==> flow/design.v <==
`default_nettype none
module busBridge3
  (i_CLK,
   i_rst,
   i_dataRx,
   i_strobeRx,
   o_dataTx,
   i_strobeTx,
   i_strobeSync,
   o_busAddr,
   o_busData,
   i_busData,
   o_busWe,
   o_busRe,
   i_busAck  
   );
   input wire   i_CLK;      
   input wire   i_rst;  
   input wire [7:0] i_dataRx;
   input wire 	    i_strobeRx;  
   output wire [7:0] o_dataTx;
   input wire 	     i_strobeTx;  
   input wire 	     i_strobeSync;
   output reg [31:0] o_busAddr;
   output reg [31:0] o_busData;
   input wire [31:0] i_busData;
   output reg 	     o_busWe;   
   output reg 	     o_busRe;
   input wire 	     i_busAck;
   localparam STROBE_TX_DELAY = 32'd2;  
   reg 		     pendingRead;
   reg [15:0] 	     readMargin;
   reg [15:0] 	     readMarginMin;
   reg [31:0] 	     shiftIn;
   wire [31:0] 	     nextShiftIn = {i_dataRx, shiftIn[31:8]};
   reg [31:0] 	     shiftOut;
   wire [31:0] 	     nextShiftOut = {8'd0, shiftOut[31:8]};
   assign o_dataTx = shiftOut[7:0];
   localparam STATE_IDLE = 8'd0;
   localparam STATE_ADDRINC = 8'd1;
   localparam STATE_WORDWIDTH = 8'd2;
   localparam STATE_NWORDS = 8'd3;
   localparam STATE_ADDRWRITE = 8'd4;
   localparam STATE_WRITE = 8'd5;
   localparam STATE_ADDRREAD = 8'd6;
   localparam STATE_READ = 8'd7;
   localparam STATE_MARGIN = 8'd8;
   reg [1:0] 	     nRemMinusOne;
   reg [7:0] 	     state;
   reg [31:0] 	     addr;
   reg [7:0] 	     config_addrInc;
   reg [1:0] 	     config_wordwidthMinusOne;
   reg [15:0] 	     config_nWordsMinusOne;
   reg [15:0] 	     countNWords;
   task doRead(input [31:0] newAddr, input[15:0] paramCountMinusOne);
      begin
	 o_busRe <= 1'b1;
	 o_busAddr <= newAddr;
	 pendingRead <= 1'b1;
	 addr <= newAddr + {24'd0, config_addrInc};
	 readMargin <= 16'd0;	 
	 if (paramCountMinusOne == 16'd0) begin
	    state <= STATE_IDLE;
	    nRemMinusOne <= 2'd0;		 
	    countNWords <= 16'dx;		 
	 end else begin
	    countNWords <= paramCountMinusOne - 16'd1;
	    state <= STATE_READ;
	    nRemMinusOne <= config_wordwidthMinusOne;		 
	 end
      end
   endtask   
   always @(posedge i_CLK) begin
      o_busWe <= 1'b0;
      o_busRe <= 1'b0;      
      o_busAddr <= 32'bx;      
      o_busData <= 32'bx;      
      readMargin <= (readMargin == 16'hFFFF) ? readMargin : readMargin + 16'd1;
      if (i_strobeTx) begin
	 shiftOut 	<= nextShiftOut;
	 if (pendingRead)
	   readMarginMin <= 16'd0;  
	 else
	   readMarginMin <= readMargin < readMarginMin ? readMargin : readMarginMin;  
      end
      if (i_busAck & pendingRead) begin
	 shiftOut <= i_busData;
	 pendingRead <= 1'b0;
	 readMargin <= 16'd0;
      end
      if (i_strobeRx) begin
	 shiftIn <= nextShiftIn;
	 nRemMinusOne <= nRemMinusOne - 2'd1;
	 if (nRemMinusOne == 2'd0) begin
	    case (state)
	      STATE_IDLE: begin
		 case (i_dataRx)
		   STATE_ADDRWRITE: begin
		      state <= i_dataRx; 
		      nRemMinusOne <= 2'd3;
		   end
		   STATE_WRITE: begin
		      state <= i_dataRx;
		      countNWords <= config_nWordsMinusOne;
		      nRemMinusOne <= config_wordwidthMinusOne;      
		   end
		   STATE_ADDRREAD: begin
		      state <= i_dataRx; 
		      nRemMinusOne <= 2'd3;
		   end
		   STATE_ADDRINC: begin
		      state <= i_dataRx; 
		      nRemMinusOne <= 2'd0;
		   end
		   STATE_WORDWIDTH: begin 
		      state <= i_dataRx; 
		      nRemMinusOne <= 2'd0;
		   end
		   STATE_NWORDS: begin 
		      state <= i_dataRx; 
		      nRemMinusOne <= 2'd1;
		   end
		   STATE_READ: begin
		      doRead(addr, config_nWordsMinusOne);
		   end
		   STATE_MARGIN: begin
		      state <= i_dataRx; 
		      nRemMinusOne <= 2'd0;
		      if (pendingRead) begin
			 shiftOut <= 16'd0;
			 pendingRead <= 1'b0;
		      end else begin
			 shiftOut <= (readMarginMin < STROBE_TX_DELAY) ? 32'd0 : readMarginMin - STROBE_TX_DELAY;
		      end
		      readMarginMin <= 16'hFFFF;
		   end
		   default: begin 
		      state <= STATE_IDLE;
		      nRemMinusOne <= 2'd0;
		   end
		 endcase
	      end
	      STATE_ADDRWRITE: begin 
		 addr <= nextShiftIn;
		 state <= STATE_WRITE;
		 countNWords <= config_nWordsMinusOne;
		 nRemMinusOne <= config_wordwidthMinusOne;      
	      end
	      STATE_ADDRREAD: begin
		 doRead(nextShiftIn, config_nWordsMinusOne);
	      end
	      STATE_ADDRINC: begin 
		 config_addrInc <= nextShiftIn[31:24];
		 state <= STATE_IDLE;
		 nRemMinusOne <= 2'd0;
	      end
	      STATE_WORDWIDTH: begin
		 config_wordwidthMinusOne <= nextShiftIn[31:24];
		 state <= STATE_IDLE;
		 nRemMinusOne <= 2'd0;
	      end
	      STATE_NWORDS: begin
		 config_nWordsMinusOne <= nextShiftIn[31:16];
		 state <= STATE_IDLE;
		 nRemMinusOne <= 2'd0;
	      end
	      STATE_WRITE: begin
		 o_busWe <= 1'b1;
		 o_busAddr <= addr;		 
		 case (config_wordwidthMinusOne)
		   2'd0: o_busData <= {24'd0, nextShiftIn[31:24]};		   
		   2'd1: o_busData <= {16'd0, nextShiftIn[31:16]};
		   2'd2: o_busData <= {8'd0, nextShiftIn[31:8]};
		   2'd3: o_busData <= nextShiftIn;
		 endcase
		 addr <= addr + {24'd0, config_addrInc};
		 if (countNWords == 16'd0) begin
		    state <= STATE_IDLE;
		    nRemMinusOne <= 2'd0;		 
		    countNWords <= 16'dx;		 
		 end else begin
		    countNWords <= countNWords - 16'd1;
		    nRemMinusOne <= config_wordwidthMinusOne;		 
		 end
	      end
	      STATE_READ: begin
		 doRead(addr, countNWords);
	      end
	      STATE_MARGIN: begin
		 state <= STATE_IDLE;
		 nRemMinusOne <= 2'd0;		 	      
	      end
	      default: begin
		 state <= STATE_IDLE;
		 nRemMinusOne <= 2'd0;		 	      
	      end
	    endcase
	 end  
      end  
      if (i_strobeSync) begin
	 state <= STATE_IDLE;
	 nRemMinusOne <= 2'd0;
	 pendingRead <= 1'b0;	 
      end
      if (i_rst) begin
	 o_busWe <= 1'b0;
	 o_busRe <= 1'b0;
	 o_busAddr <= 32'd0;
	 pendingRead <= 1'b0;
	 readMargin <= 16'hFFFF;
	 readMarginMin <= 16'hFFFF;
	 shiftIn <= 32'd0;
	 shiftOut <= 32'd0;
	 nRemMinusOne <= 2'd0;
	 state <= STATE_IDLE;
	 addr <= 32'd0;
	 config_addrInc <= 8'd1;
	 config_wordwidthMinusOne <= 2'd3;
	 config_nWordsMinusOne <= 16'd0;
	 countNWords <= 16'd0;
      end
   end   
endmodule
clock: 4.0 ns
lec_check: 0
abc_area: 0
cap_margin: 20
core_aspect_ratio: 0.9
core_margin: 2
core_utilization: 72
cts_cluster_diameter: 29
cts_cluster_size: 27
hold_slack_margin: -0.08
max_routing_layer: met4
place_density: 0.7
setup_slack_margin: 0.73
slew_margin: 20
tns_end_percent: 80
run.sh (not shown) runs the stock make flow with config.mk's settings and CLKGATE_MAP_FILE=.
The starting point ended with an error in global routing.
Edit:
Settings changed: ABC_AREA 0 to not set, CAP_MARGIN 20 to 15, CORE_ASPECT_RATIO 0.9 to not set, CTS_CLUSTER_DIAMETER 29 to not set, CTS_CLUSTER_SIZE 27 to 37, MAX_ROUTING_LAYER met4 to not set, PLACE_DENSITY 0.7 to not set, SETUP_SLACK_MARGIN 0.73 to 0.27, TNS_END_PERCENT 80 to not set.
Clock period 4.0 ns to 3.33 ns, I/O delays scaled along.
Effect:
- Now the flow produced a layout that fails on negative setup slack
- synthesized cell count does not change
- die size barely changes
- area after synthesis does not change
Edit:
Settings changed: CAP_MARGIN 15 to 20, CORE_UTILIZATION 72 to 57, CTS_CLUSTER_SIZE 37 to not set, HOLD_SLACK_MARGIN -0.08 to not set, SETUP_SLACK_MARGIN 0.27 to not set.
Clock period 3.33 ns to 2.84 ns, I/O delays scaled along.
The changed run produced a layout that fails on negative setup slack.
First-iteration DRC count is lower by 44%.
Clock-buffer cell count is higher by 3.
Power is higher by 22%.
Register-to-register slack degrades by 0.59 ns.
Die size is higher by 26%.
Critical path depth is higher by 2.
Power is estimated from default activity; no workload was simulated.
